--- flow/config.mk ---
export PLATFORM = sky130hd
export DESIGN_NAME = ARM
export DESIGN_NICKNAME = ARM
export VERILOG_FILES = /design/flow/design.v
export SDC_FILE = /design/flow/constraint.sdc
export NUM_CORES = 4
export LEC_CHECK = 0
export CAP_MARGIN = 20
export CORE_ASPECT_RATIO = 1.55
export CORE_MARGIN = 8
export CORE_UTILIZATION = 57
export CTS_CLUSTER_SIZE = 17
export GPL_TIMING_DRIVEN = 0
export MIN_ROUTING_LAYER = met1
export PLACE_DENSITY_LB_ADDON = 0.04
export SLEW_MARGIN = 20
export TNS_END_PERCENT = 85
--- flow/constraint.sdc ---
create_clock -name core_clock -period 21.5 [get_ports {clk}]
set_input_delay 4.3000 -clock core_clock [delete_from_list [all_inputs] [get_ports {clk}]]
set_output_delay 4.3000 -clock core_clock [all_outputs]
set_load 0.01 [all_outputs]
--- flow/design.v ---
module Adder (
    in1,
    in2,
    out
);
  parameter width = 32;
  input [width - 1:0] in1, in2;
  output [width - 1:0] out;
  assign out = in1 + in2;
endmodule
module MUX (
    in0,
    in1,
    sel,
    out
);
  parameter width = 32;
  input [width - 1:0] in0, in1;
  input sel;
  output [width - 1:0] out;
  assign out = sel ? in1 : in0;
endmodule
module register (
    clk,
    rst,
    en,
    in,
    out
);
  parameter width = 32;
  input clk, rst, en;
  input [width - 1:0] in;
  output reg [width - 1:0] out;
  always @(posedge clk) begin
    if (rst) out <= 0;
    else if (en) out <= in;
  end
endmodule
module status_reg (
    clk,
    rst,
    en,
    in,
    out
);
  input clk, rst, en;
  input [3:0] in;
  output reg [3:0] out;
  always @(negedge clk) begin
    if (rst) out <= 0;
    else if (en) out <= in;
  end
endmodule
module RegisterFile (
    input clk,
    rst,
    input [3:0] src1,
    src2,
    Dest_wb,
    input [31:0] Result_WB,
    input writeBackEn,
    output [31:0] reg1,
    reg2
);
  reg [31:0] reg_file[0:15];
  integer i;
  always @(negedge clk) begin
    if (rst) begin
      for (i = 0; i < 16; i = i + 1) begin
        reg_file[i] <= i;
      end
    end else if (writeBackEn) begin
      reg_file[Dest_wb] <= Result_WB;
    end
  end
  assign reg1 = reg_file[src1];
  assign reg2 = reg_file[src2];
endmodule
module Condition_Check (
    input [3:0] cond,
    SR,
    output reg flag
);
  wire N, Z, C, V;
  assign N = SR[3];
  assign Z = SR[2];
  assign C = SR[1];
  assign V = SR[0];
  parameter [3:0] EQ = 4'd0, NE = 4'd1, CS_HS = 4'd2, CC_LO = 4'd3, MI = 4'd4, 
                PL = 4'd5, VS = 4'd6, VC = 4'd7, HI = 4'd8, LS = 4'd9, 
                GE = 4'd10, LT = 4'd11, GT = 4'd12, LE = 4'd13, AL = 4'd14;
  always @(cond, SR, N, Z, C, V) begin
    flag = 1;
    case (cond)
      EQ: flag = Z;
      NE: flag = ~Z;
      CS_HS: flag = C;
      CC_LO: flag = ~C;
      MI: flag = N;
      PL: flag = ~N;
      VS: flag = V;
      VC: flag = ~V;
      HI: flag = C & (~Z);
      LS: flag = (~C) & Z;
      GE: flag = N == V;
      LT: flag = N != V;
      GT: flag = (~Z) & (N == V);
      LE: flag = Z | (N != V);
      AL: flag = 1;
      default: flag = 1;
    endcase
  end
endmodule
module ControlUnit (
    input [3:0] OP_Code,
    input [1:0] Mode,
    input S_in,
    I_in,
    output reg [3:0] EXE_CMD,
    output reg WB_EN,
    MEM_R_EN,
    MEM_W_EN,
    B_out,
    S_out
);
  parameter [3:0] NOP = 4'd0, MOV = 4'd1, MVN = 4'd2, ADD = 4'd3, ADC = 4'd4, SUB = 4'd5, SBC = 4'd6,
                    AND = 4'd7, ORR = 4'd8, EOR = 4'd9, CMP = 4'd10, TST = 4'd11, LDR = 4'd12, STR = 4'd13, B = 4'd14;
  reg [3:0] operation;
  always @(Mode, OP_Code, S_in, I_in) begin
    operation = NOP;
    S_out = 1'b0;
    case (Mode)
      2'b00: begin
        S_out = S_in;
        case (OP_Code)
          4'b1101: operation = MOV;
          4'b1111: operation = MVN;
          4'b0100: operation = ADD;
          4'b0101: operation = ADC;
          4'b0010: operation = SUB;
          4'b0110: operation = SBC;
          4'b0000: operation = AND;
          4'b1100: operation = ORR;
          4'b0001: operation = EOR;
          4'b1010: operation = CMP;
          4'b1000: operation = TST;
          default: operation = NOP;
        endcase
      end
      2'b01: begin
        case (OP_Code)
          4'b0100: begin
            if (S_in) operation = LDR;
            else operation = STR;
          end
          default: operation = NOP;
        endcase
      end
      2'b10: begin
        if (I_in) operation = B;
        else operation = NOP;
      end
      default: operation = NOP;
    endcase
  end
  always @(operation, S_in) begin
    EXE_CMD = 4'd0;
    WB_EN = 1'b0;
    MEM_R_EN = 1'b0;
    MEM_W_EN = 1'b0;
    B_out = 1'b0;
    case (operation)
      NOP: begin
        EXE_CMD = 4'b0110;
      end
      MOV: begin
        EXE_CMD = 4'b0001;
        WB_EN   = 1'b1;
      end
      MVN: begin
        EXE_CMD = 4'b1001;
        WB_EN   = 1'b1;
      end
      ADD: begin
        EXE_CMD = 4'b0010;
        WB_EN   = 1'b1;
      end
      ADC: begin
        EXE_CMD = 4'b0011;
        WB_EN   = 1'b1;
      end
      SUB: begin
        EXE_CMD = 4'b0100;
        WB_EN   = 1'b1;
      end
      SBC: begin
        EXE_CMD = 4'b0101;
        WB_EN   = 1'b1;
      end
      AND: begin
        EXE_CMD = 4'b0110;
        WB_EN   = 1'b1;
      end
      ORR: begin
        EXE_CMD = 4'b0111;
        WB_EN   = 1'b1;
      end
      EOR: begin
        EXE_CMD = 4'b1000;
        WB_EN   = 1'b1;
      end
      CMP: begin
        EXE_CMD = 4'b0100;
      end
      TST: begin
        EXE_CMD = 4'b0110;
      end
      LDR: begin
        EXE_CMD = 4'b0010;
        MEM_R_EN = 1'b1;
        WB_EN = 1'b1;
      end
      STR: begin
        EXE_CMD  = 4'b0010;
        MEM_W_EN = 1'b1;
      end
      B: begin
        B_out = 1'b1;
      end
    endcase
  end
endmodule
module IF_Stage (
    input clk,
    rst,
    freeze,
    Branch_Taken,
    input [31:0] Branch_Address,
    output [31:0] PC,
    Instruction,
    output [31:0] imem_addr,
    input [31:0] imem_data
);
  wire en;
  assign en = ~freeze;
  wire [31:0] mux_out, pc_out, adder_out, instruction_memory_out;
  register pc (
      clk,
      rst,
      en,
      mux_out,
      pc_out
  );
  MUX mux (
      adder_out,
      Branch_Address,
      Branch_Taken,
      mux_out
  );
  Adder adder (
      32'd4,
      pc_out,
      adder_out
  );
  assign PC = adder_out;
  assign imem_addr = pc_out;
  assign Instruction = imem_data;
endmodule
module IF_Stage_Reg (
    input clk,
    rst,
    freeze,
    flush,
    input [31:0] PC_in,
    Instruction_in,
    output reg [31:0] PC,
    instructions
);
  wire en;
  assign en = ~freeze;
  always @(posedge clk) begin
    if (flush) begin
      PC <= 0;
      instructions <= 0;
    end else if (rst) begin
      PC <= 0;
      instructions <= 0;
    end else if (en) begin
      PC <= PC_in;
      instructions <= Instruction_in;
    end
  end
endmodule
module ID_Stage (
    input clk,
    rst,
    input [31:0] Instruction,
    input [31:0] Result_WB,
    input writeBackEN,
    input [3:0] Dest_wb,
    input hazard,
    input [3:0] SR,
    output WB_EN,
    MEM_R_EN,
    MEM_W_EN,
    B,
    S,
    output [3:0] EXE_CMD,
    output [31:0] Val_Rn,
    Val_Rm,
    output imm,
    output [11:0] Shift_operand,
    output [23:0] Signed_imm_24,
    output [3:0] Dest,
    output [3:0] src1,
    src2,
    output Two_src
);
  wire [3:0] cond, OPCode, Rn, Rm, Rd, rotate_imm, immed_8, CU_EXE_CMD;
  wire [1:0] OPC_mode;
  wire OPC_S, CU_B, CU_S, CU_WB_EN, CU_MEM_R_EN, CU_MEM_W_EN, cond_flag, zero_sel, not_cond_flag;
  assign cond = Instruction[31:28];
  assign OPC_mode = Instruction[27:26];
  assign imm = Instruction[25];
  assign OPCode = Instruction[24:21];
  assign OPC_S = Instruction[20];
  assign Rn = Instruction[19:16];
  assign Rd = Instruction[15:12];
  assign not_cond_flag = ~cond_flag;
  assign zero_sel = not_cond_flag | hazard;
  assign Two_src = (~imm) | MEM_W_EN;
  assign src1 = Rn;
  assign src2 = Rm;
  assign Dest = Instruction[15:12];
  assign Signed_imm_24 = Instruction[23:0];
  assign Shift_operand = Instruction[11:0];
  assign Rm = MEM_W_EN ? Rd : Instruction[3:0];
  assign {EXE_CMD, WB_EN, MEM_R_EN, MEM_W_EN, B, S} = zero_sel ? 9'b0: 
         {CU_EXE_CMD, CU_WB_EN, CU_MEM_R_EN, CU_MEM_W_EN, CU_B, CU_S};
  Condition_Check condition_check (
      cond,
      SR,
      cond_flag
  );
  RegisterFile register_file (
      clk,
      rst,
      Rn,
      Rm,
      Dest_wb,
      Result_WB,
      writeBackEN,
      Val_Rn,
      Val_Rm
  );
  ControlUnit control_unit (
      OPCode,
      OPC_mode,
      OPC_S,
      imm,
      CU_EXE_CMD,
      CU_WB_EN,
      CU_MEM_R_EN,
      CU_MEM_W_EN,
      CU_B,
      CU_S
  );
endmodule
module ID_Stage_Reg (
    input clk,
    rst, freeze,
    flush,
    WB_EN_IN,
    MEM_R_EN_IN,
    MEM_W_EN_IN,
    B_IN,
    S_IN,
    input [3:0] EXE_CMD_IN,
    SR_IN,   
    input [31:0] PC_IN,
    Val_Rn_IN,
    Val_Rm_IN,
    input imm_IN,
    input [11:0] Shift_operand_IN,
    input [23:0] Signed_imm_24_IN,
    input [3:0] Dest_IN,
    Src1_IN,
    Src2_IN,
    output reg WB_EN,
    MEM_R_EN,
    MEM_W_EN,
    B,
    S,
    output reg [3:0] EXE_CMD,
    output reg [31:0] PC,
    Val_Rn,
    Val_Rm,
    output reg imm,
    output reg [11:0] Shift_operand,
    output reg [23:0] Signed_imm_24,
    output reg [3:0] Dest,
    Src1,
    Src2,
    SR_OUT   
);
  always @(posedge clk) begin
    if (flush) begin
      WB_EN <= 0;
      MEM_R_EN <= 0;
      MEM_W_EN <= 0;
      B <= 0;
      S <= 0;
      EXE_CMD <= 0;
      PC <= 0;
      Val_Rn <= 0;
      Val_Rm <= 0;
      imm <= 0;
      Shift_operand <= 0;
      Signed_imm_24 <= 0;
      Dest <= 0;
      Src1 <= 0;
      Src2 <= 0;
      SR_OUT <= 0;
    end else if (rst | flush) begin
      WB_EN <= 0;
      MEM_R_EN <= 0;
      MEM_W_EN <= 0;
      B <= 0;
      S <= 0;
      EXE_CMD <= 0;
      PC <= 0;
      Val_Rn <= 0;
      Val_Rm <= 0;
      imm <= 0;
      Shift_operand <= 0;
      Signed_imm_24 <= 0;
      Dest <= 0;
      Src1 <= 0;
      Src2 <= 0;
      SR_OUT <= 0;
    end else if (~freeze) begin
      WB_EN <= WB_EN_IN;
      MEM_R_EN <= MEM_R_EN_IN;
      MEM_W_EN <= MEM_W_EN_IN;
      B <= B_IN;
      S <= S_IN;
      EXE_CMD <= EXE_CMD_IN;
      PC <= PC_IN;
      Val_Rn <= Val_Rn_IN;
      Val_Rm <= Val_Rm_IN;
      imm <= imm_IN;
      Shift_operand <= Shift_operand_IN;
      Signed_imm_24 <= Signed_imm_24_IN;
      Dest <= Dest_IN;
      Src1 <= Src1_IN;
      Src2 <= Src2_IN;
      SR_OUT <= SR_IN;
    end
  end
endmodule
module Val2Generator (
    input I,
    bypass_rm,
    input [31:0] Val_Rm,
    input [11:0] Shift_operand,
    output reg [31:0] out
);
  parameter [1:0] LSL = 2'b00, LSR = 2'b01, ASR = 2'b10, ROR = 2'b11;
  wire [ 4:0] shift_imm;
  wire [ 1:0] shift;
  wire [ 3:0] rotate_imm;
  wire [ 7:0] immed_8;
  reg  [31:0] shift_buffer;
  assign immed_8 = Shift_operand[7:0];
  assign rotate_imm = Shift_operand[11:8];
  assign shift_imm = Shift_operand[11:7];
  assign shift = Shift_operand[6:5];
  always @(bypass_rm, I, shift, Val_Rm, shift_imm, immed_8, Shift_operand, rotate_imm) begin
    shift_buffer = 0;
    case (bypass_rm)   
      1'b0:
      case (I)
        1'b0: begin
          case (shift)
            LSL: out = Val_Rm << shift_imm;
            LSR: out = Val_Rm >> shift_imm;
            ASR: out = Val_Rm >>> shift_imm;
            ROR: out = Val_Rm << shift_imm | Val_Rm >> 5 - shift_imm;   
          endcase
        end
        1'b1: begin
          shift_buffer = {24'd0, immed_8};
          out = shift_buffer >> (rotate_imm << 1) | shift_buffer << (32 - (rotate_imm << 1));
        end
        default: out = 32'b0;
      endcase
      1'b1: out = {20'b0, Shift_operand};
    endcase
  end
endmodule
module ALU (
    input signed [31:0] in1,
    in2,
    input [3:0] EXE_CMD,
    input C,
    output [3:0] Status_bit,
    output reg signed [31:0] result
);
  parameter [3:0] MOV = 4'b001, MVN = 4'b1001, ADD_LDR_STR = 4'b0010, ADC = 4'b0011, SUB_CMP = 4'b0100, SBC = 4'b0101,
                    AND_TST = 4'b0110, ORR = 4'b0111, EOR = 4'b1000, TST = 4'b0110;
  reg N, Z, Co, V;
  assign Status_bit = {N, Z, Co, V};
  always @(in1, in2, C, EXE_CMD) begin
    N  = 1'b0;
    Z  = 1'b0;
    Co = 1'b0;
    V  = 1'b0;
    case (EXE_CMD)
      MOV:    result = in2;
      MVN:    result = ~in2;
      ADD_LDR_STR:    begin
                {Co,result} = in1 + in2;
                if(in1 > 0 & in2 > 0 & result < 0)
                    V = 1'b1;
                else if(in1 < 0 & in2 < 0 & result > 0)
                    V = 1'b1;
                else if(in1 > 0 & in2 < 0 & result > in1)
                    V = 1'b1;
                else if(in1 < 0 & in2 > 0 & result < in1)
                    V = 1'b1;
            end
      ADC:    begin
                {Co,result} = in1 + in2 + C;
                if(in1 > 0 & in2 > 0 & result < 0)
                    V = 1'b1;
                else if(in1 < 0 & in2 < 0 & result > 0)
                    V = 1'b1;
                else if(in1 > 0 & in2 < 0 & result > in1)
                    V = 1'b1;
                else if(in1 < 0 & in2 > 0 & result < in1)
                    V = 1'b1;
            end
      SUB_CMP:    begin
                result = in1 - in2;
                if(in1 > 0 & in2 < 0 & result < 0)
                    V = 1'b1;
                else if(in1 < 0 & in2 > 0 & result > 0)
                    V = 1'b1;
                else if(in1 > 0 & in2 > 0 & result > in1)
                    V = 1'b1;
                else if (in1 < 0 & in2 < 0 & result < in1)
                    V = 1'b1;
            end
      SBC:    begin
                result = in1 - in2 - (C);
                if(in1 > 0 & in2 < 0 & result < 0)
                    V = 1'b1;
                else if(in1 < 0 & in2 > 0 & result > 0)
                    V = 1'b1;
                else if(in1 > 0 & in2 > 0 & result > in1)
                    V = 1'b1;
                else if (in1 < 0 & in2 < 0 & result < in1)
                    V = 1'b1;
            end
      AND_TST:    result = in1 & in2;
      ORR:    result = in1 | in2;
      EOR:    result = in1 ^ in2;
      default: result = 32'b0;
    endcase
    if (result == 0) Z = 1'b1;
    if (result < 0) N = 1'b1;
  end
endmodule
module EXE_Stage (
    input         clk,
    input  [ 3:0] EXE_CMD,
    input         MEM_R_EN,
    MEM_W_EN,
    input  [31:0] PC,
    Val_Rn,
    Val_Rm,
    ALU_res_in,
    WB_data,   
    input         imm,
    input  [11:0] Shift_operand,
    input  [23:0] Signed_imm_24,
    input  [ 3:0] SR,
    input  [ 1:0] sel_src1,
    sel_src2,   
    output [31:0] ALU_result,
    mux2_out,   
    Br_addr,
    output [ 3:0] status
);
  wire bypass_rm;
  wire [31:0] val2, extended_imm, shifted_imm, mux1_out;
  assign extended_imm = {
    Signed_imm_24[23],
    Signed_imm_24[23],
    Signed_imm_24[23],
    Signed_imm_24[23],
    Signed_imm_24[23],
    Signed_imm_24[23],
    Signed_imm_24[23],
    Signed_imm_24[23],
    Signed_imm_24
  };
  assign shifted_imm = extended_imm << 2;
  assign bypass_rm = MEM_W_EN | MEM_R_EN;
  assign mux1_out = (sel_src1 == 2'b00) ? Val_Rn :   
      (sel_src1 == 2'b01) ? ALU_res_in : (sel_src1 == 2'b10) ? WB_data : Val_Rn;
  assign mux2_out = (sel_src2 == 2'b00) ? Val_Rm :
                    (sel_src2 == 2'b01) ? ALU_res_in :
                    (sel_src2 == 2'b10) ? WB_data :
                    Val_Rm;
  Val2Generator v2gen (
      imm,
      bypass_rm,
      mux2_out,
      Shift_operand,
      val2
  );
  ALU alu (
      mux1_out,
      val2,
      EXE_CMD,
      SR[1],
      status,
      ALU_result
  );
  Adder pc_adder (
      PC,
      shifted_imm,
      Br_addr
  );
endmodule
module EXE_Stage_Reg (
    input clk,
    rst,
    freeze,
    WB_EN_IN,
    MEM_R_EN_IN,
    MEM_W_EN_IN,
    input [31:0] ALU_result_inp,
    ST_val_in,
    input [3:0] Dest_in,
    output reg WB_EN,
    MEM_R_EN,
    MEM_W_EN,
    output reg [31:0] ALU_result,
    Val_Rm,
    output reg [3:0] Dest
);
  always @(posedge clk) begin
    if (rst) {WB_EN, MEM_R_EN, MEM_W_EN, ALU_result, Val_Rm, Dest} <= 71'b0;
    else if (~freeze) begin
      WB_EN <= WB_EN_IN;
      MEM_R_EN <= MEM_R_EN_IN;
      MEM_W_EN <= MEM_W_EN_IN;
      ALU_result <= ALU_result_inp;
      Val_Rm <= ST_val_in;
      Dest <= Dest_in;
    end
  end
endmodule
module Sram_Controller (
    input clk,
    rst,
    wr_en,
    rd_en,
    input [31:0] address,
    writeData,
    output [31:0] readData,
    output ready,
    input [15:0] SRAM_DQ_I,
    output [15:0] SRAM_DQ_O,
    output reg [17:0] SRAM_ADDR,
    output reg SRAM_WE_N
);
  parameter [3:0] idle = 0, writeState0 = 1, writeState1 = 2, readState0 = 3, readState1 = 4, readState2 = 5, readState3 = 6, readState4 = 7;
  reg [3:0] ns, ps;
  reg [15:0] readLSB;
  reg [31:0] res;
  always @* begin
    ns = idle;
    case (ps)
      idle: begin
        if (~wr_en & ~rd_en) ns = idle;
        else if (wr_en) ns = writeState0;
        else ns = readState0;
      end
      writeState0: ns = writeState1;
      writeState1: ns = idle;
      readState0: ns = readState1;
      readState1: ns = readState2;
      readState2: ns = readState3;
      readState3: ns = readState4;
      readState4: ns = idle;
      default: ns = idle;
    endcase
  end
  always @(ps, address) begin
    SRAM_ADDR = 18'b0;
    SRAM_WE_N = 1'b1;
    case (ps)
      writeState0: begin
        SRAM_ADDR = {address[18:2], 1'b0};
        SRAM_WE_N = 1'b0;
      end
      writeState1: begin
        SRAM_ADDR = {address[18:2], 1'b1};
        SRAM_WE_N = 1'b0;
      end
      readState0: begin
        SRAM_ADDR = {address[18:2], 1'b0};
      end
      readState1: begin
        SRAM_ADDR = {address[18:2], 1'b0};
      end
      readState2: begin
        SRAM_ADDR = {address[18:2], 1'b1};
      end
      readState3: begin
        SRAM_ADDR = {address[18:2], 1'b1};
      end
      default: begin
      end
    endcase
  end
  always @(posedge clk) begin
    if (ps == readState1) readLSB <= SRAM_DQ_I;
    if (ps == readState3) res <= {SRAM_DQ_I, readLSB};
  end
  always @(posedge clk) begin
    if (rst) ps <= idle;
    else ps <= ns;
  end
  assign ready = (ns == idle) ? 1'b1 : 1'b0;
  assign readData = res;
  assign SRAM_DQ_O = (ps == writeState1) ? writeData[31:16] : writeData[15:0];
endmodule
module MEM_reg (
    input clk,
    rst,
    freeze,
    WB_en_in,
    MEM_R_en_in,
    input [31:0] ALU_result_in,
    Mem_read_value_in,
    input [3:0] Dest_in,
    output reg WB_en,
    MEM_R_en,
    output reg [31:0] ALU_result,
    Mem_read_value,
    output reg [3:0] Dest
);
  always @(posedge clk) begin
    if (rst) {WB_en, MEM_R_en, ALU_result, Mem_read_value, Dest} <= 70'b0;
    else if (~freeze) begin
      Dest <= Dest_in;
      Mem_read_value <= Mem_read_value_in;
      ALU_result <= ALU_result_in;
      MEM_R_en <= MEM_R_en_in;
      WB_en <= WB_en_in;
    end
  end
endmodule
module WB_Stage (
    input [31:0] ALU_result,
    MEM_result,
    input MEM_R_en,
    output [31:0] out
);
  assign out = MEM_R_en ? MEM_result : ALU_result;
endmodule
module Hazard_Detection_Unit (
    input [3:0] src1,
    src2,
    Exe_Dest,
    input Exe_WB_EN,
    processor_mode,
    input [3:0] Mem_Dest,
    input Mem_WB_EN,
    output reg Hazard_Detected
);
  always @(src1, src2, Exe_WB_EN, Mem_Dest, Mem_WB_EN, Exe_Dest, processor_mode) begin
    Hazard_Detected = 1'b0;
    if (~processor_mode) begin
      if ((Exe_WB_EN & (src1 == Exe_Dest))|
          (Mem_WB_EN & (src1 == Mem_Dest))|
          (Exe_WB_EN & (src2 == Exe_Dest))|
          (Mem_WB_EN & (src2 == Mem_Dest)))
        Hazard_Detected = 1'b1;
    end
  end
endmodule
module Forwarding_Unit (
    input [3:0] WB_dest,
    Mem_Dest,
    src1,
    src2,
    input WB_en,
    Mem_WB_en,
    processor_mode,
    output reg [1:0] sel_src1,
    sel_src2
);
  always @(*) begin
    sel_src1 = 2'd0;
    sel_src2 = 2'd0;
    if (processor_mode) begin
      if (Mem_WB_en) begin
        if (src1 == Mem_Dest) sel_src1 = 2'd1;
        if (src2 == Mem_Dest) sel_src2 = 2'd1;
      end
      if (WB_en) begin
        if (src1 == WB_dest) sel_src1 = 2'd2;
        if (src2 == WB_dest) sel_src2 = 2'd2;
      end
    end
  end
endmodule
module ARM (
    input clk,
    input rst,
    output [31:0] imem_addr,
    input [31:0] imem_data,
    output [17:0] SRAM_ADDR,
    output [15:0] SRAM_DQ_O,
    input [15:0] SRAM_DQ_I,
    output SRAM_WE_N
);
  wire [17:0] SW;
  assign SW = {16'b0, 1'b1, rst};
  wire freeze, flush;
  wire writeBackEN_ID, hazard, WB_EN_ID_Stage,MEM_R_EN_ID_Stage, 
		MEM_W_EN_ID_Stage,B_ID_Stage,S_ID_Stage,imm_ID_Stage, 
		Two_src_ID_Stage, imm_ID_Reg, WB_EN_ID_Reg, MEM_W_EN_ID_Reg,
		MEM_R_EN_ID_Reg, B_ID_Reg, S_ID_Reg;
  wire [31:0] PC_IF_Stage, Inst_IF_Stage, Inst_IF_Reg, 
				Val_Rn_ID_Stage, Val_Rm_ID_Stage, PC_IF_Reg, 
			    PC_ID_Reg, Val_Rn_ID_Reg, Val_Rm_ID_Reg;
  wire [31:0] Result_WB, Mem_res_feedback;
  wire [3:0] Des_wb;
  wire [3:0] EXE_CMD_ID_Stage,EXE_CMD_ID_Reg, Dest_ID_Stage, src1_ID_Stage, src2_ID_Stage, dest_ID_Reg;
  wire [23:0] Signed_imm_24_ID_Stage, Signed_imm_24_ID_Reg;
  wire [11:0] Shift_operand, Shift_operand_ID_Reg;
  wire [3:0] SR, Status_bit;
  wire [31:0] ALU_result_EXE_Reg, Val_Rm_EXE_Reg;
  wire [31:0] MEM_result_MEM_Stage;
  wire [3:0] dest_EXE_Reg, src1_ID_Reg, src2_ID_Reg;
  wire WB_EN_EXE_Reg, MEM_R_EN_EXE_Reg, MEM_W_EN_EXE_Reg, processor_mode;
  wire [31:0] ALU_result_EXE_Stage, Br_addr, Val_Rm_EXE_Stage;
  wire [3:0] status, SR_ID_Reg;
  wire [1:0] fw_sel_src1, fw_sel_src2;
  assign processor_mode = SW[1];
  assign hazard = freeze;
  assign flush = 1'b0;
  assign Mem_res_feedback = MEM_R_EN_EXE_Reg ? MEM_result_MEM_Stage : ALU_result_EXE_Reg;
  wire slow_clk;
  wire Sram_Busy;
  assign slow_clk = clk;
  IF_Stage fetch (
      slow_clk,
      SW[0],
      (freeze | ~Sram_Busy),
      B_ID_Reg,
      Br_addr,
      PC_IF_Stage,
      Inst_IF_Stage,
      imem_addr,
      imem_data
  );
  IF_Stage_Reg if_reg (
      slow_clk,
      SW[0],
      (freeze | ~Sram_Busy),
      flush,
      PC_IF_Stage,
      Inst_IF_Stage,
      PC_IF_Reg,
      Inst_IF_Reg
  );
  ID_Stage decode (
      slow_clk,
      SW[0],
      Inst_IF_Reg,
      Result_WB,
      writeBackEN_ID,
      Des_wb,
      hazard,
      SR,
      WB_EN_ID_Stage,
      MEM_R_EN_ID_Stage,
      MEM_W_EN_ID_Stage,
      B_ID_Stage,
      S_ID_Stage,
      EXE_CMD_ID_Stage,
      Val_Rn_ID_Stage,
      Val_Rm_ID_Stage,
      imm_ID_Stage,
      Shift_operand,
      Signed_imm_24_ID_Stage,
      Dest_ID_Stage,
      src1_ID_Stage,
      src2_ID_Stage,
      Two_src_ID_Stage
  );
  ID_Stage_Reg id_reg (
      slow_clk,
      SW[0],
      (~Sram_Busy),
      flush,
      WB_EN_ID_Stage,
      MEM_R_EN_ID_Stage,
      MEM_W_EN_ID_Stage,
      B_ID_Stage,
      S_ID_Stage,
      EXE_CMD_ID_Stage,
      SR,
      PC_IF_Reg,
      Val_Rn_ID_Stage,
      Val_Rm_ID_Stage,
      imm_ID_Stage,
      Shift_operand,
      Signed_imm_24_ID_Stage,
      Dest_ID_Stage,
      src1_ID_Stage,
      src2_ID_Stage,
      WB_EN_ID_Reg,
      MEM_R_EN_ID_Reg,
      MEM_W_EN_ID_Reg,
      B_ID_Reg,
      S_ID_Reg,
      EXE_CMD_ID_Reg,
      PC_ID_Reg,
      Val_Rn_ID_Reg,
      Val_Rm_ID_Reg,
      imm_ID_Reg,
      Shift_operand_ID_Reg,
      Signed_imm_24_ID_Reg,
      dest_ID_Reg,
      src1_ID_Reg,
      src2_ID_Reg,
      SR_ID_Reg
  );
  status_reg Status_Register (
      slow_clk,
      SW[0],
      S_ID_Reg,
      Status_bit,
      SR
  );
  EXE_Stage execute (
      slow_clk,
      EXE_CMD_ID_Reg,
      MEM_R_EN_ID_Reg,
      MEM_W_EN_ID_Reg,
      PC_ID_Reg,
      Val_Rn_ID_Reg,
      Val_Rm_ID_Reg,
      Mem_res_feedback,
      Result_WB,
      imm_ID_Reg,
      Shift_operand_ID_Reg,
      Signed_imm_24_ID_Reg,
      SR_ID_Reg,
      fw_sel_src1,
      fw_sel_src2,
      ALU_result_EXE_Stage,
      Val_Rm_EXE_Stage,
      Br_addr,
      Status_bit
  );
  EXE_Stage_Reg EX_Reg (
      slow_clk,
      SW[0],
      (~Sram_Busy),
      WB_EN_ID_Reg,
      MEM_R_EN_ID_Reg,
      MEM_W_EN_ID_Reg,
      ALU_result_EXE_Stage,
      Val_Rm_EXE_Stage,
      dest_ID_Reg,
      WB_EN_EXE_Reg,
      MEM_R_EN_EXE_Reg,
      MEM_W_EN_EXE_Reg,
      ALU_result_EXE_Reg,
      Val_Rm_EXE_Reg,
      dest_EXE_Reg
  );
  wire MEM_R_en_MEM_Reg;
  wire [31:0] ALU_result_MEM_Reg, Mem_read_value_MEM_Reg;
  MEM_reg mem_reg (
      slow_clk,
      SW[0],
      (~Sram_Busy),
      (~Sram_Busy) ? (1'b0) : (WB_EN_EXE_Reg),
      MEM_R_EN_EXE_Reg,
      ALU_result_EXE_Reg,
      MEM_result_MEM_Stage,
      dest_EXE_Reg,
      writeBackEN_ID,
      MEM_R_en_MEM_Reg,
      ALU_result_MEM_Reg,
      Mem_read_value_MEM_Reg,
      Des_wb
  );
  WB_Stage wb_stage (
      ALU_result_MEM_Reg,
      Mem_read_value_MEM_Reg,
      MEM_R_en_MEM_Reg,
      Result_WB
  );
  Hazard_Detection_Unit hdu (
      src1_ID_Stage,
      src2_ID_Stage,
      dest_ID_Reg,
      WB_EN_ID_Reg,
      processor_mode,
      dest_EXE_Reg,
      WB_EN_EXE_Reg,
      freeze
  );
  Forwarding_Unit fwu (
      Des_wb,
      dest_EXE_Reg,
      src1_ID_Reg,
      src2_ID_Reg,
      writeBackEN_ID,
      WB_EN_EXE_Reg,
      processor_mode,
      fw_sel_src1,
      fw_sel_src2
  );
  Sram_Controller SC (
      slow_clk,
      SW[0],
      MEM_W_EN_EXE_Reg,
      MEM_R_EN_EXE_Reg,
      ALU_result_EXE_Reg,
      Val_Rm_EXE_Reg,
      MEM_result_MEM_Stage,
      Sram_Busy,
      SRAM_DQ_I,
      SRAM_DQ_O,
      SRAM_ADDR,
      SRAM_WE_N
  );
endmodule
--- flow/run.sh ---
#!/bin/bash
# the make line also repeats each setting of config.mk as NAME=value (left out here)
make -C /OpenROAD-flow-scripts/flow DESIGN_CONFIG=/design/flow/config.mk WORK_HOME=/design/flow/orfs CLKGATE_MAP_FILE= finish
==> impl_metrics.env, run 1 <==
# source this file to load flow results
export IMPL_status="did not finish"
export IMPL_overflow=3911
export IMPL_postSynthCellCount=6978
export IMPL_coreArea_um2=115000
export IMPL_haltStage="global routing"
export IMPL_ys_seq_share=0.374
export IMPL_synth_area_mux_share=0.155
export IMPL_dpl_cell_area_um2=69900
export IMPL_numCtsBuffers=83
export IMPL_ys_sh_aoi=0.169
export IMPL_routabilityCongestion=1.25
export IMPL_yosysTopAreaCell="edfxtp_1"
export IMPL_top_cell_area_share=0.256
export IMPL_xor_share=0.0254
export IMPL_fp_nets=7354
export IMPL_syn_area_um2=65700
export IMPL_syn_avg_cell_area_um2=9.42
export IMPL_ys_sh_adder=0.0628
export IMPL_top_logic_kind="simple AND/OR/NAND/NOR gates"
export IMPL_clock_sinks=948
export IMPL_io_buffers=116
export IMPL_async_flop_share=0
export IMPL_most_common_cell="nor2_1"
export IMPL_synthTopCellsByArea="edfxtp_1, mux4_2, dfxtp_1"
export IMPL_flop_cell="edfxtp_1"
export IMPL_ys_cells=6978
export IMPL_clockBufferDepth=3
export IMPL_fp_util=0.573
export IMPL_simple_gate_area_frac=0.169
export IMPL_synth_cell_type_count=101
export IMPL_error="[ERROR GRT-0116] Global routing finished with congestion. Check the congestion regions in the DRC Viewer."
export IMPL_rows=155
export IMPL_die_h_um=439
export IMPL_ys_seq_elements=948
export IMPL_grt_usage=0.853
export IMPL_edf_count=560
export IMPL_ys_area_um2=65700
export IMPL_yosysWarnings=14
export IMPL_post_dp_hpwl_um=303000
export IMPL_fp_dieW_um=289
export IMPL_synthTopCellsByCount="nor2_1, nand2_1, edfxtp_1"
export IMPL_cts_max_level=3
export IMPL_clockRootBuffer="clkbuf_16"
export IMPL_chipArea_um2=127000
export IMPL_ios=117
==> per-layer routing <==
metal  global-route usage  GRT overflow
met5                0.418            12
met4                0.903          1172
met3                0.731           114
met2                 1.02          2515
met1                0.800            98
==> what timing repair did <==
action                                  CTS
hold buffers                              0
pin swaps                                26
endpoints found under the setup margin    4
buffers inserted                         32
resized                                 319
==> metrics by stage <==
stage / cells / setup WS, ns
floorplan: 6978 / 1.45
global placement: 8585 / -7.55
detailed placement: 8636 / -5.70
CTS: 9329 / 0.00222
==> run 2: changes to the inputs <==
Settings changed: CAP_MARGIN 20 to 30, CELL_PAD_IN_SITES_DETAIL_PLACEMENT set to 2, CORE_ASPECT_RATIO 1.55 to unset, CORE_MARGIN 8 to 6, CORE_UTILIZATION 57 to 40, CTS_CLUSTER_SIZE 17 to unset, GPL_TIMING_DRIVEN 0 to unset, HOLD_SLACK_MARGIN set to 0.07, MIN_ROUTING_LAYER met1 to unset, PLACE_DENSITY_LB_ADDON 0.04 to unset, SLEW_MARGIN 20 to 0, TNS_END_PERCENT 85 to unset.
Clock period 21.5 ns to 23.0 ns, I/O delays scaled along.
==> impl_metrics.env, run 2 <==
# source this file to load flow results
export IMPL_pre_cts_ws_ns=0.565
export IMPL_dpl_cell_area_um2=70700
export IMPL_ys_seq_share=0.374
export IMPL_top_cell_area_share=0.256
export IMPL_yosysTopAreaCell="edfxtp_1"
export IMPL_coreArea_um2=163000
export IMPL_async_flop_share=0
export IMPL_cts_setup_buffers=0
export IMPL_fp_dieW_um=417
export IMPL_flop_cell="edfxtp_1"
export IMPL_ios=117
export IMPL_haltStage="global routing"
export IMPL_post_dp_hpwl_um=274000
export IMPL_fp_util=0.403
export IMPL_die_h_um=417
export IMPL_ys_cells=6978
export IMPL_synthTopCellsByArea="edfxtp_1, mux4_2, dfxtp_1"
export IMPL_dp_cells=9095
export IMPL_xor_share=0.0254
export IMPL_routabilityCongestion=1.03
export IMPL_syn_area_um2=65700
export IMPL_yosysWarnings=14
export IMPL_synthTopCellsByCount="nor2_1, nand2_1, edfxtp_1"
export IMPL_status="did not finish"
export IMPL_rows=148
export IMPL_chipArea_um2=174000
export IMPL_postSynthCellCount=6978
export IMPL_ys_sh_aoi=0.169
export IMPL_io_buffers=116
export IMPL_clockRootBuffer="clkbuf_16"
export IMPL_clock_sinks=948
export IMPL_simple_gate_area_frac=0.169
export IMPL_ys_sh_adder=0.0628
export IMPL_cts_max_level=3
export IMPL_ys_area_um2=65700
export IMPL_fp_nets=7354
export IMPL_most_common_cell="nor2_1"
export IMPL_synth_cell_type_count=101
export IMPL_ys_seq_elements=948
export IMPL_clockBufferDepth=3
export IMPL_numCtsBuffers=109
export IMPL_synth_area_mux_share=0.155
export IMPL_syn_avg_cell_area_um2=9.42
export IMPL_top_logic_kind="simple AND/OR/NAND/NOR gates"
export IMPL_edf_count=560
[run 2: timing repair]
action                     CTS
resized                      1
setup endpoints to repair    1
hold buffers                 0
==> run 3: changes to the inputs <==
Settings changed: CAP_MARGIN 30 to 20, CELL_PAD_IN_SITES_DETAIL_PLACEMENT 2 to unset, CORE_ASPECT_RATIO set to 1.57, CORE_MARGIN 6 to 2, CORE_UTILIZATION 40 to 57, CTS_CLUSTER_DIAMETER set to 344, CTS_CLUSTER_SIZE set to 29, HOLD_SLACK_MARGIN 0.07 to unset, PLACE_DENSITY_LB_ADDON set to 0.15, SETUP_SLACK_MARGIN set to -1.43, SLEW_MARGIN 0 to 20, TNS_END_PERCENT set to 5.
Clock period 23.0 ns to 14.9 ns, I/O delays scaled along.
==> impl_metrics.env, run 3 <==
# source this file to load flow results
export IMPL_dp_cells=9785
export IMPL_flop_cell="edfxtp_1"
export IMPL_pre_cts_ws_ns=-1.88
export IMPL_async_flop_share=0
export IMPL_grt_usage=0.824
export IMPL_edf_count=560
export IMPL_ios=117
export IMPL_clockBufferDepth=3
export IMPL_top_cell_area_share=0.256
export IMPL_fp_util=0.573
export IMPL_fp_dieW_um=275
export IMPL_postSynthCellCount=6978
export IMPL_xor_share=0.0254
export IMPL_ys_sh_aoi=0.169
export IMPL_ys_cells=6978
export IMPL_simple_gate_area_frac=0.169
export IMPL_syn_avg_cell_area_um2=9.42
export IMPL_yosysWarnings=14
export IMPL_io_buffers=116
export IMPL_most_common_cell="nor2_1"
export IMPL_top_logic_kind="simple AND/OR/NAND/NOR gates"
export IMPL_synthTopCellsByArea="edfxtp_1, mux4_2, dfxtp_1"
export IMPL_overflow=1864
export IMPL_error="[ERROR GRT-0116] Global routing finished with congestion. Check the congestion regions in the DRC Viewer."
export IMPL_yosysTopAreaCell="edfxtp_1"
export IMPL_status="did not finish"
export IMPL_syn_area_um2=65700
export IMPL_numCtsBuffers=38
export IMPL_post_dp_hpwl_um=268000
export IMPL_clockRootBuffer="clkbuf_16"
export IMPL_rows=156
export IMPL_ys_sh_adder=0.0628
export IMPL_clock_sinks=948
export IMPL_fp_nets=7354
export IMPL_ys_seq_share=0.374
export IMPL_synth_cell_type_count=101
export IMPL_synth_area_mux_share=0.155
export IMPL_ys_seq_elements=948
export IMPL_chipArea_um2=118000
export IMPL_ys_area_um2=65700
export IMPL_coreArea_um2=115000
export IMPL_routabilityCongestion=1.21
export IMPL_die_h_um=430
export IMPL_synthTopCellsByCount="nor2_1, nand2_1, edfxtp_1"
export IMPL_cts_max_level=2
export IMPL_haltStage="global routing"
run 3: timing repair:
action / in CTS
pin swaps: 12
cloned: 1
setup endpoints to repair: 2
hold buffers: 0
gates resized: 53
setup buffers: 11
run 3: metal layers:
layer  GRT overflow  track usage
met1             26        0.817
met3             64        0.683
met4            655        0.837
met2           1112        0.981
met5              7        0.310
run 3: per-stage QoR:
| stage | setup TNS, ns | area [um^2] |
|---|---|---|
| floorplan | -2.14 | 65800 |
| detailed placement | -3.68 | 80600 |
| CTS | -2.77 | 84100 |
| global placement | -3.58 | 80600 |
==> run 4: changes to the inputs <==
Settings changed: CORE_ASPECT_RATIO 1.57 to unset, CTS_CLUSTER_DIAMETER 344 to unset, CTS_CLUSTER_SIZE 29 to unset, PLACE_DENSITY_LB_ADDON 0.15 to unset, SETUP_SLACK_MARGIN -1.43 to 3.9, TNS_END_PERCENT 5 to unset.
Clock period 14.9 ns to 14.1 ns, I/O delays scaled along.
==> impl_metrics.env, run 4 <==
# source this file to load flow results
export IMPL_status="did not finish"
export IMPL_haltStage="global routing"
export IMPL_error="[ERROR GRT-0116] Global routing finished with congestion. Check the congestion regions in the DRC Viewer."
export IMPL_most_common_cell="nor2_1"
export IMPL_fp_dieW_um=344
export IMPL_pre_cts_ws_ns=-1.85
export IMPL_clockBufferDepth=3
export IMPL_numCtsBuffers=96
export IMPL_clockRootBuffer="clkbuf_16"
export IMPL_edf_count=560
export IMPL_fp_util=0.575
export IMPL_top_cell_area_share=0.256
export IMPL_coreArea_um2=114000
export IMPL_ys_cells=6978
export IMPL_die_h_um=344
export IMPL_rows=124
export IMPL_dp_cells=9747
export IMPL_ctsHoldBuffers=0
export IMPL_syn_avg_cell_area_um2=9.42
export IMPL_post_dp_hpwl_um=256000
export IMPL_ys_seq_share=0.374
export IMPL_ios=117
export IMPL_yosysTopAreaCell="edfxtp_1"
export IMPL_simple_gate_area_frac=0.169
export IMPL_ys_seq_elements=948
export IMPL_io_buffers=116
export IMPL_routabilityCongestion=1.22
export IMPL_chipArea_um2=118000
export IMPL_cts_max_level=3
export IMPL_top_logic_kind="simple AND/OR/NAND/NOR gates"
export IMPL_postSynthCellCount=6978
export IMPL_synth_cell_type_count=101
export IMPL_synthTopCellsByCount="nor2_1, nand2_1, edfxtp_1"
export IMPL_async_flop_share=0
export IMPL_fp_nets=7354
export IMPL_ys_area_um2=65700
export IMPL_xor_share=0.0254
export IMPL_synthTopCellsByArea="edfxtp_1, mux4_2, dfxtp_1"
export IMPL_ys_sh_aoi=0.169
export IMPL_ys_sh_adder=0.0628
export IMPL_clock_sinks=948
export IMPL_overflow=2699
export IMPL_synth_area_mux_share=0.155
export IMPL_syn_area_um2=65700
export IMPL_flop_cell="edfxtp_1"
export IMPL_grt_usage=0.899
export IMPL_yosysWarnings=14
run 4: layer usage:
layer	track usage	GRT overflow
met5	0.627	37
met4	0.919	855
met3	0.811	242
met2	1.01	1400
met1	0.875	165
run 4: metrics by stage:
step	total power [mW]	area, um^2
after floorplan	6.07	67200
after global placement	9.07	80900
after detailed placement	9.16	80900
after CTS	13.1	89800
run 4: timing repair:
item / in CTS
endpoints found under the setup margin: 1064
pin swaps: 129
buffers inserted: 125
resized: 433
cloned: 17
==> run 5: changes to the inputs <==
Settings changed: CAP_MARGIN 20 to 15, CORE_UTILIZATION 57 to 71, CTS_CLUSTER_DIAMETER set to 210, CTS_CLUSTER_SIZE set to 31, SETUP_SLACK_MARGIN 3.9 to -1.37.
Clock period 14.1 ns to 13.9 ns, I/O delays scaled along.
==> impl_metrics.env, run 5 <==
# source this file to load flow results
export IMPL_status="did not finish"
export IMPL_haltStage="clock tree synthesis"
export IMPL_error="[ERROR DPL-0033] detailed placement checks failed during check placement."
export IMPL_top_cell_area_share=0.256
export IMPL_xor_share=0.0254
export IMPL_io_buffers=116
export IMPL_ys_area_um2=65700
export IMPL_async_flop_share=0
export IMPL_fp_nets=7354
export IMPL_syn_area_um2=65700
export IMPL_simple_gate_area_frac=0.169
export IMPL_ys_cells=6978
export IMPL_flop_cell="edfxtp_1"
export IMPL_ys_sh_adder=0.0628
export IMPL_post_dp_hpwl_um=218000
export IMPL_dp_cells=9309
export IMPL_ys_seq_elements=948
export IMPL_fp_util=0.717
export IMPL_die_h_um=308
export IMPL_most_common_cell="nor2_1"
export IMPL_ys_sh_aoi=0.169
export IMPL_routabilityCongestion=1.45
export IMPL_syn_avg_cell_area_um2=9.42
export IMPL_dpl_cell_area_um2=78700
export IMPL_yosysWarnings=14
export IMPL_fp_dieW_um=308
export IMPL_coreArea_um2=91700
export IMPL_synthTopCellsByCount="nor2_1, nand2_1, edfxtp_1"
export IMPL_synth_area_mux_share=0.155
export IMPL_chipArea_um2=95000
export IMPL_synth_cell_type_count=101
export IMPL_rows=111
export IMPL_synthTopCellsByArea="edfxtp_1, mux4_2, dfxtp_1"
export IMPL_ios=117
export IMPL_edf_count=560
export IMPL_top_logic_kind="simple AND/OR/NAND/NOR gates"
export IMPL_pre_cts_ws_ns=-2.28
export IMPL_ys_seq_share=0.374
export IMPL_postSynthCellCount=6978
export IMPL_yosysTopAreaCell="edfxtp_1"
==> run 6: changes to the inputs <==
Settings changed: CAP_MARGIN 15 to 20, CORE_ASPECT_RATIO set to 0.5, CORE_MARGIN 2 to 3, CORE_UTILIZATION 71 to 54, CTS_CLUSTER_DIAMETER 210 to 382, CTS_CLUSTER_SIZE 31 to 100, SETUP_SLACK_MARGIN -1.37 to 2.4.
Clock period 13.9 ns to 21.0 ns, I/O delays scaled along.
==> impl_metrics.env, run 6 <==
# source this file to load flow results
export IMPL_ys_seq_share=0.374
export IMPL_ios=117
export IMPL_routabilityCongestion=1.08
export IMPL_overflow=48
export IMPL_fp_util=0.551
export IMPL_synthTopCellsByCount="nor2_1, nand2_1, edfxtp_1"
export IMPL_flop_cell="edfxtp_1"
export IMPL_yosysWarnings=14
export IMPL_xor_share=0.0254
export IMPL_postSynthCellCount=6978
export IMPL_grt_usage=0.675
export IMPL_io_buffers=116
export IMPL_pre_cts_ws_ns=0.274
export IMPL_simple_gate_area_frac=0.169
export IMPL_haltStage="global routing"
export IMPL_ys_sh_aoi=0.169
export IMPL_top_cell_area_share=0.256
export IMPL_clockBufferDepth=3
export IMPL_post_dp_hpwl_um=241000
export IMPL_async_flop_share=0
export IMPL_rows=89
export IMPL_ys_area_um2=65700
export IMPL_cts_max_level=1
export IMPL_clock_sinks=948
export IMPL_coreArea_um2=119000
export IMPL_clockRootBuffer="clkbuf_16"
export IMPL_syn_area_um2=65700
export IMPL_fp_nets=7354
export IMPL_ys_seq_elements=948
export IMPL_synth_cell_type_count=101
export IMPL_fp_dieW_um=499
export IMPL_top_logic_kind="simple AND/OR/NAND/NOR gates"
export IMPL_numCtsBuffers=13
export IMPL_most_common_cell="nor2_1"
export IMPL_syn_avg_cell_area_um2=9.42
export IMPL_dp_cells=8706
export IMPL_status="did not finish"
export IMPL_ys_cells=6978
export IMPL_ys_sh_adder=0.0628
export IMPL_yosysTopAreaCell="edfxtp_1"
export IMPL_dpl_cell_area_um2=71700
export IMPL_chipArea_um2=126000
export IMPL_edf_count=560
export IMPL_synthTopCellsByArea="edfxtp_1, mux4_2, dfxtp_1"
export IMPL_error="[ERROR GRT-0116] Global routing finished with congestion. Check the congestion regions in the DRC Viewer."
export IMPL_die_h_um=253
export IMPL_synth_area_mux_share=0.155
[run 6: timing repair]
action / 4_1_cts
resized: 443
setup endpoints to repair: 3
setup buffers: 127
cloned: 10
hold buffers: 0
pin swaps: 110
[run 6: routing by layer]
metal  global-route usage  overflow
met2                0.814         8
met3                0.548        26
met4                0.576        14
met5                0.402         0
met1                0.704         0
==> run 7: changes to the inputs <==
Settings changed: CORE_ASPECT_RATIO 0.5 to 1.57, CORE_MARGIN 3 to 2, CORE_UTILIZATION 54 to 51, CTS_CLUSTER_DIAMETER 382 to 213, CTS_CLUSTER_SIZE 100 to 89, PLACE_DENSITY_LB_ADDON set to 0.15, SETUP_SLACK_MARGIN 2.4 to 3.46, TNS_END_PERCENT set to 5.
Clock period 21.0 ns to 11.6 ns, I/O delays scaled along.
==> impl_metrics.env, run 7 <==
# source this file to load flow results
export IMPL_top_cell_area_share=0.256
export IMPL_post_dp_hpwl_um=287000
export IMPL_rows=165
export IMPL_fp_util=0.512
export IMPL_flop_cell="edfxtp_1"
export IMPL_ys_seq_share=0.374
export IMPL_ys_seq_elements=948
export IMPL_clock_sinks=948
export IMPL_async_flop_share=0
export IMPL_simple_gate_area_frac=0.169
export IMPL_synth_cell_type_count=101
export IMPL_syn_area_um2=65700
export IMPL_synthTopCellsByArea="edfxtp_1, mux4_2, dfxtp_1"
export IMPL_routabilityCongestion=1.24
export IMPL_pre_cts_ws_ns=-4.15
export IMPL_grt_usage=0.799
export IMPL_overflow=1624
export IMPL_yosysWarnings=14
export IMPL_coreArea_um2=128000
export IMPL_syn_avg_cell_area_um2=9.42
export IMPL_fp_dieW_um=291
export IMPL_clockBufferDepth=3
export IMPL_postSynthCellCount=6978
export IMPL_dp_cells=10100
export IMPL_yosysTopAreaCell="edfxtp_1"
export IMPL_error="[ERROR GRT-0116] Global routing finished with congestion. Check the congestion regions in the DRC Viewer."
export IMPL_numCtsBuffers=15
export IMPL_edf_count=560
export IMPL_dpl_cell_area_um2=82600
export IMPL_most_common_cell="nor2_1"
export IMPL_die_h_um=454
export IMPL_synth_area_mux_share=0.155
export IMPL_top_logic_kind="simple AND/OR/NAND/NOR gates"
export IMPL_cts_max_level=1
export IMPL_chipArea_um2=132000
export IMPL_ys_cells=6978
export IMPL_ios=117
export IMPL_ys_sh_adder=0.0628
export IMPL_ys_area_um2=65700
export IMPL_synthTopCellsByCount="nor2_1, nand2_1, edfxtp_1"
export IMPL_io_buffers=116
export IMPL_ys_sh_aoi=0.169
export IMPL_haltStage="global routing"
export IMPL_xor_share=0.0254
export IMPL_clockRootBuffer="clkbuf_16"
export IMPL_status="did not finish"
export IMPL_fp_nets=7354
run 7: per-layer routing:
layer  GRT usage  overflow
met5       0.293         1
met1       0.776         8
met4       0.842       608
met2       0.983       984
met3       0.637        23
run 7: per-stage QoR:
step,TNS (ns),hold WS (ns)
after detailed placement,-11.09,0.406
after floorplan,-3.19,0.388
after global placement,-11.10,0.395
after CTS,-8.92,0.469
run 7: timing repair:
| item | in CTS |
|---|---|
| pin swaps | 109 |
| hold buffers | 0 |
| endpoints found under the setup margin | 1071 |
| cloned | 19 |
| setup buffers | 104 |
| resized | 383 |
==> run 8: changes to the inputs <==
Settings changed: CORE_ASPECT_RATIO 1.57 to unset, CORE_UTILIZATION 51 to 66, CTS_CLUSTER_DIAMETER 213 to unset, CTS_CLUSTER_SIZE 89 to unset, PLACE_DENSITY set to 0.6, PLACE_DENSITY_LB_ADDON 0.15 to unset, SETUP_SLACK_MARGIN 3.46 to 3.07, TNS_END_PERCENT 5 to unset.
Clock period 11.6 ns to 17.3 ns, I/O delays scaled along.
==> impl_metrics.env, run 8 <==
# source this file to load flow results
export IMPL_ys_sh_adder=0.0628
export IMPL_top_cell_area_share=0.256
export IMPL_cts_max_level=3
export IMPL_ios=117
export IMPL_ys_seq_share=0.374
export IMPL_dp_cells=8907
export IMPL_syn_avg_cell_area_um2=9.42
export IMPL_top_logic_kind="simple AND/OR/NAND/NOR gates"
export IMPL_simple_gate_area_frac=0.169
export IMPL_status="did not finish"
export IMPL_syn_area_um2=65700
export IMPL_most_common_cell="nor2_1"
export IMPL_io_buffers=116
export IMPL_coreArea_um2=98600
export IMPL_chipArea_um2=102000
export IMPL_synthTopCellsByCount="nor2_1, nand2_1, edfxtp_1"
export IMPL_postSynthCellCount=6978
export IMPL_rows=115
export IMPL_clockRootBuffer="clkbuf_16"
export IMPL_yosysTopAreaCell="edfxtp_1"
export IMPL_post_dp_hpwl_um=218000
export IMPL_routabilityCongestion=1.41
export IMPL_yosysWarnings=14
export IMPL_synth_area_mux_share=0.155
export IMPL_overflow=1508
export IMPL_synth_cell_type_count=101
export IMPL_ys_sh_aoi=0.169
export IMPL_synthTopCellsByArea="edfxtp_1, mux4_2, dfxtp_1"
export IMPL_haltStage="global routing"
export IMPL_flop_cell="edfxtp_1"
export IMPL_edf_count=560
export IMPL_numCtsBuffers=96
export IMPL_dpl_cell_area_um2=75500
export IMPL_ys_area_um2=65700
export IMPL_error="[ERROR GRT-0116] Global routing finished with congestion. Check the congestion regions in the DRC Viewer."
export IMPL_grt_usage=0.869
export IMPL_async_flop_share=0
export IMPL_fp_dieW_um=320
export IMPL_clockBufferDepth=3
export IMPL_die_h_um=320
export IMPL_fp_nets=7354
export IMPL_ys_seq_elements=948
export IMPL_fp_util=0.667
export IMPL_ctsHoldBuffers=0
export IMPL_clock_sinks=948
export IMPL_xor_share=0.0254
export IMPL_ys_cells=6978
==> run 8: repair_timing <==
| action | CTS |
|---|---|
| buffers inserted | 72 |
| cloned | 6 |
| resized | 271 |
| pin swaps | 94 |
| endpoints found under the setup margin | 185 |
==> run 8: layer usage <==
layer  global-route usage  GRT overflow
met5                0.570            13
met4                0.858           508
met3                0.770            94
met2                0.983           838
met1                0.866            55
==> run 8: through the flow <==
stage | total power [mW] | TNS, ns | worst slack, ns
after floorplan | 4.93 | 0 | 0.987
after global placement | 6.81 | -0.680 | -0.360
after detailed placement | 6.89 | -0.799 | -0.411
after CTS | 9.97 | 0 | 0.255
==> run 9: changes to the inputs <==
Settings changed: CORE_UTILIZATION 66 to 57, CTS_CLUSTER_SIZE set to 73, PLACE_DENSITY 0.6 to unset, SETUP_SLACK_MARGIN 3.07 to unset, TNS_END_PERCENT set to 5.
Clock period 17.3 ns to 13.9 ns, I/O delays scaled along.
==> impl_metrics.env, run 9 <==
# source this file to load flow results
export IMPL_status="did not finish"
export IMPL_haltStage="global routing"
export IMPL_error="[ERROR GRT-0116] Global routing finished with congestion. Check the congestion regions in the DRC Viewer."
export IMPL_coreArea_um2=114000
export IMPL_clock_sinks=948
export IMPL_syn_avg_cell_area_um2=9.42
export IMPL_top_logic_kind="simple AND/OR/NAND/NOR gates"
export IMPL_rows=124
export IMPL_yosysTopAreaCell="edfxtp_1"
export IMPL_ios=117
export IMPL_numCtsBuffers=98
export IMPL_fp_dieW_um=344
export IMPL_ys_cells=6978
export IMPL_post_dp_hpwl_um=264000
export IMPL_dp_cells=9791
export IMPL_ys_sh_aoi=0.169
export IMPL_syn_area_um2=65700
export IMPL_edf_count=560
export IMPL_most_common_cell="nor2_1"
export IMPL_postSynthCellCount=6978
export IMPL_pre_cts_ws_ns=-2.32
export IMPL_ys_sh_adder=0.0628
export IMPL_io_buffers=116
export IMPL_synth_area_mux_share=0.155
export IMPL_ys_seq_share=0.374
export IMPL_routabilityCongestion=1.26
export IMPL_clockRootBuffer="clkbuf_16"
export IMPL_flop_cell="edfxtp_1"
export IMPL_top_cell_area_share=0.256
export IMPL_async_flop_share=0
export IMPL_die_h_um=344
export IMPL_synth_cell_type_count=101
export IMPL_overflow=1814
export IMPL_fp_util=0.575
export IMPL_dpl_cell_area_um2=81000
export IMPL_clockBufferDepth=3
export IMPL_synthTopCellsByArea="edfxtp_1, mux4_2, dfxtp_1"
export IMPL_ys_seq_elements=948
export IMPL_ys_area_um2=65700
export IMPL_simple_gate_area_frac=0.169
export IMPL_synthTopCellsByCount="nor2_1, nand2_1, edfxtp_1"
export IMPL_yosysWarnings=14
export IMPL_chipArea_um2=118000
export IMPL_grt_usage=0.858
export IMPL_cts_max_level=3
export IMPL_fp_nets=7354
export IMPL_xor_share=0.0254
run 9: stage by stage:
stage	total power, mW	hold WS [ns]	util
4_1_cts	13.1	0.406	0.764
3_5_place_dp	9.24	0.406	0.708
3_3_place_gp	9.14	0.394	0.708
2_1_floorplan	6.12	0.388	-
run 9: layer usage:
| layer | GRT usage | GRT overflow |
|---|---|---|
| met3 | 0.747 | 136 |
| met4 | 0.866 | 575 |
| met1 | 0.850 | 100 |
| met5 | 0.534 | 30 |
| met2 | 0.983 | 973 |
run 9: what timing repair did:
action	CTS
gates resized	146
endpoints found under the setup margin	4
hold buffers	0
cloned	3
pin swaps	26
buffers inserted	30
==> run 10: changes to the inputs <==
Settings changed: CORE_UTILIZATION 57 to 58, CTS_CLUSTER_SIZE 73 to unset, PLACE_DENSITY set to 0.6, SETUP_SLACK_MARGIN set to 0.4.
Clock period 13.9 ns to 16.5 ns, I/O delays scaled along.
==> impl_metrics.env, run 10 <==
# source this file to load flow results
export IMPL_xor_share=0.0254
export IMPL_grt_usage=0.825
export IMPL_cts_max_level=3
export IMPL_ys_seq_share=0.374
export IMPL_numCtsBuffers=97
export IMPL_syn_area_um2=65700
export IMPL_edf_count=560
export IMPL_synthTopCellsByArea="edfxtp_1, mux4_2, dfxtp_1"
export IMPL_yosysTopAreaCell="edfxtp_1"
export IMPL_fp_util=0.584
export IMPL_synthTopCellsByCount="nor2_1, nand2_1, edfxtp_1"
export IMPL_async_flop_share=0
export IMPL_io_buffers=116
export IMPL_die_h_um=341
export IMPL_clockRootBuffer="clkbuf_16"
export IMPL_top_logic_kind="simple AND/OR/NAND/NOR gates"
export IMPL_routabilityCongestion=1.20
export IMPL_ys_area_um2=65700
export IMPL_post_dp_hpwl_um=248000
export IMPL_ios=117
export IMPL_haltStage="global routing"
export IMPL_fp_dieW_um=341
export IMPL_simple_gate_area_frac=0.169
export IMPL_top_cell_area_share=0.256
export IMPL_fp_nets=7354
export IMPL_clockBufferDepth=3
export IMPL_syn_avg_cell_area_um2=9.42
export IMPL_overflow=453
export IMPL_ys_cells=6978
export IMPL_error="[ERROR GRT-0116] Global routing finished with congestion. Check the congestion regions in the DRC Viewer."
export IMPL_coreArea_um2=112000
export IMPL_clock_sinks=948
export IMPL_rows=123
export IMPL_ctsHoldBuffers=0
export IMPL_status="did not finish"
export IMPL_most_common_cell="nor2_1"
export IMPL_ys_sh_aoi=0.169
export IMPL_synth_area_mux_share=0.155
export IMPL_yosysWarnings=14
export IMPL_chipArea_um2=116000
export IMPL_ys_seq_elements=948
export IMPL_ys_sh_adder=0.0628
export IMPL_postSynthCellCount=6978
export IMPL_flop_cell="edfxtp_1"
export IMPL_synth_cell_type_count=101
run 10: metal layers:
metal | global-route usage | overflow
met1 | 0.824 | 33
met2 | 0.946 | 173
met3 | 0.716 | 46
met4 | 0.806 | 191
met5 | 0.547 | 10
run 10: through the flow:
| step | worst slack [ns] | cells | area [um^2] |
|---|---|---|---|
| after floorplan | 0.414 | 6978 | 66000 |
| after global placement | -0.908 | 9552 | 78900 |
| after CTS | -0.345 | 10300 | 85000 |
| after detailed placement | -1.01 | 9553 | 78900 |
run 10: what timing repair did:
action	in CTS
cloned	2
endpoints found under the setup margin	2
resized	99
setup buffers	19
pin swaps	21
==> run 11: changes to the inputs <==
Settings changed: CORE_UTILIZATION 58 to 40, TNS_END_PERCENT 5 to unset.
Clock period 16.5 ns to 24.4 ns, I/O delays scaled along.
==> impl_metrics.env, run 11 <==
# source this file to load flow results
export IMPL_drt_first_iter_violations=8557
export IMPL_simple_gate_area_frac=0.169
export IMPL_grt_max_degree=201
export IMPL_power_density_nw_per_um2=83.2
export IMPL_rows=148
export IMPL_insertion_delay_ns=0.75
export IMPL_grt_antenna_before_repair=11
export IMPL_fp_nets=7354
export IMPL_warning_count=653
export IMPL_power_group_top="combinational cells"
export IMPL_rr_endpoint="Status_Register.out[0]$_SDFFE_NP0P_"
export IMPL_postSynthCellCount=6978
export IMPL_p_int_mw=3.66
export IMPL_clockRootBuffer="clkbuf_16"
export IMPL_fp_dieW_um=409
export IMPL_maxCapViolCount=0
export IMPL_ys_cells=6978
export IMPL_vias=63700
export IMPL_endpoint="Status_Register.out[0]$_SDFFE_NP0P_"
export IMPL_hold_path_end="SC.ps[0]$_DFF_P_"
export IMPL_hold_viol=0
export IMPL_nFillCells=15700
export IMPL_totalPowerFinal_mw=6.30
export IMPL_crit_type="flip-flop to flip-flop"
export IMPL_clockBufferDepth=3
export IMPL_dr_pass1_iters=9
export IMPL_cp_buffers_inverters=2
export IMPL_ir_worst_vdd_mv=0.0681
export IMPL_ys_area_um2=65700
export IMPL_ctsHoldBuffers=0
export IMPL_fp_util=0.403
export IMPL_synth_area_mux_share=0.155
export IMPL_final_setup_viol_count=0
export IMPL_synthTopCellsByCount="nor2_1, nand2_1, edfxtp_1"
export IMPL_cp_max_fo=28
export IMPL_cts_max_level=3
export IMPL_fin_skew_ns=0.0591
export IMPL_synth_cell_type_count=101
export IMPL_grt_usage=0.363
export IMPL_worstHoldStart="SC.ps[7]$_DFF_P_"
export IMPL_yosysTopAreaCell="edfxtp_1"
export IMPL_powerClk_mw=1.97
export IMPL_critPathTopFamily="AND-OR/OR-AND gates"
export IMPL_syn_area_um2=65700
export IMPL_cts_repair_resized=0
export IMPL_hold_depth=1
export IMPL_routabilityCongestion=1.07
export IMPL_ios=117
export IMPL_cp_depth=34
export IMPL_avgRoutedWirePerCell_um=32.2
export IMPL_relSlewSlack=0.173
export IMPL_cp_arrival_ns=11.55
export IMPL_numCtsBuffers=104
export IMPL_top_logic_kind="simple AND/OR/NAND/NOR gates"
export IMPL_coreArea_um2=163000
export IMPL_xor_share=0.0254
export IMPL_comb_power_share=0.397
export IMPL_power_share_sequential=0.291
export IMPL_rsz0062_at_grt="false"
export IMPL_ys_sh_adder=0.0628
export IMPL_end_kind="flip-flop"
export IMPL_hold_path_class="flip-flop to flip-flop"
export IMPL_top_cell_area_share=0.256
export IMPL_most_common_cell="nor2_1"
export IMPL_edf_count=560
export IMPL_yosysWarnings=14
export IMPL_ys_seq_share=0.374
export IMPL_crit_path_start="mem_reg.Dest[3]$_SDFFE_PP0N_"
export IMPL_fin_setup_tns_ns=0
export IMPL_p_sw_mw=2.65
export IMPL_tightest_slew_ns=1.24
export IMPL_netSwitchingFraction=0.420
export IMPL_syn2layout_area_growth_pct=15.3
export IMPL_clkTransAtPathRegs_ns=0.07
export IMPL_io_buffers=116
export IMPL_overflow=0
export IMPL_slew_viol_final=0
export IMPL_powerComb_mw=2.50
export IMPL_nNetsFinal=7871
export IMPL_cts_tree="done"
export IMPL_worstReg2RegStart="mem_reg.Dest[3]$_SDFFE_PP0N_"
export IMPL_path_common_cell="a21oi_1"
export IMPL_leakagePower_nw=29.4
export IMPL_syn_avg_cell_area_um2=9.42
export IMPL_flop_cell="edfxtp_1"
export IMPL_ys_sh_aoi=0.169
export IMPL_async_flop_share=0
export IMPL_drt_wl_total_um=314000
export IMPL_power_frac_clock=0.312
export IMPL_cpMaxStageDelayCell="a311oi_1"
export IMPL_drc_errors=0
export IMPL_die_h_um=409
export IMPL_reg2reg_setup_slack_ns=1.26
export IMPL_chipArea_um2=168000
export IMPL_grt_pass1_wl_um=442000
export IMPL_first_global_vias=60800
export IMPL_critPathRequiredTime_ns=12.81
export IMPL_ys_seq_elements=948
export IMPL_ant_nets=0
export IMPL_post_dp_hpwl_um=222000
export IMPL_pg_seq_mw=1.84
export IMPL_crit_path_start_kind="flip-flop"
export IMPL_synthTopCellsByArea="edfxtp_1, mux4_2, dfxtp_1"
export IMPL_vias_per_cell=6.52
export IMPL_clock_sinks=948
export IMPL_cpPeakStageDelay_ns=0.95
export IMPL_cts_setup_buffers=0
export IMPL_rr_worst_depth=34
export IMPL_status="complete, no violations"
-- run 11: stage by stage --
stage          utilization  hold WS [ns]  cells  instance area, um^2  setup WS, ns
2_1_floorplan            -         0.388   6978                65700          2.90
3_3_place_gp         0.432         0.390   9048                70300          1.74
3_5_place_dp         0.432         0.405   9048                70400          1.71
4_1_cts              0.465         0.391   9760                75800          1.58
5_1_grt              0.465         0.383   9762                75800         0.973
6_report             0.465         0.385   9768                75800          1.26
-- run 11: final cells by class --
class                   instances  area, um^2  area share
well taps                    2175        2720      0.0359
flip-flops and latches        948       24600       0.325
repair buffers                443        3710      0.0489
multi-input cells            5269       38500       0.508
clock inverters               586        2550      0.0336
diodes                          7        17.5    0.000231
inverters                     213         802      0.0106
clock buffers                 127        2890      0.0381
-- run 11: metal layers --
metal | vias up | track usage | part of all wire | wire [um]
li1 | 27000 | - | - | -
met1 | 31200 | 0.460 | 0.38 | 119000
met2 | 4413 | 0.547 | 0.43 | 137000
met3 | 1036 | 0.0910 | 0.11 | 35200
met4 | 12 | 0.243 | 0.077 | 24200
met5 | - | 0 | 0.00026 | 83
Power is estimated from default activity; no workload was simulated.
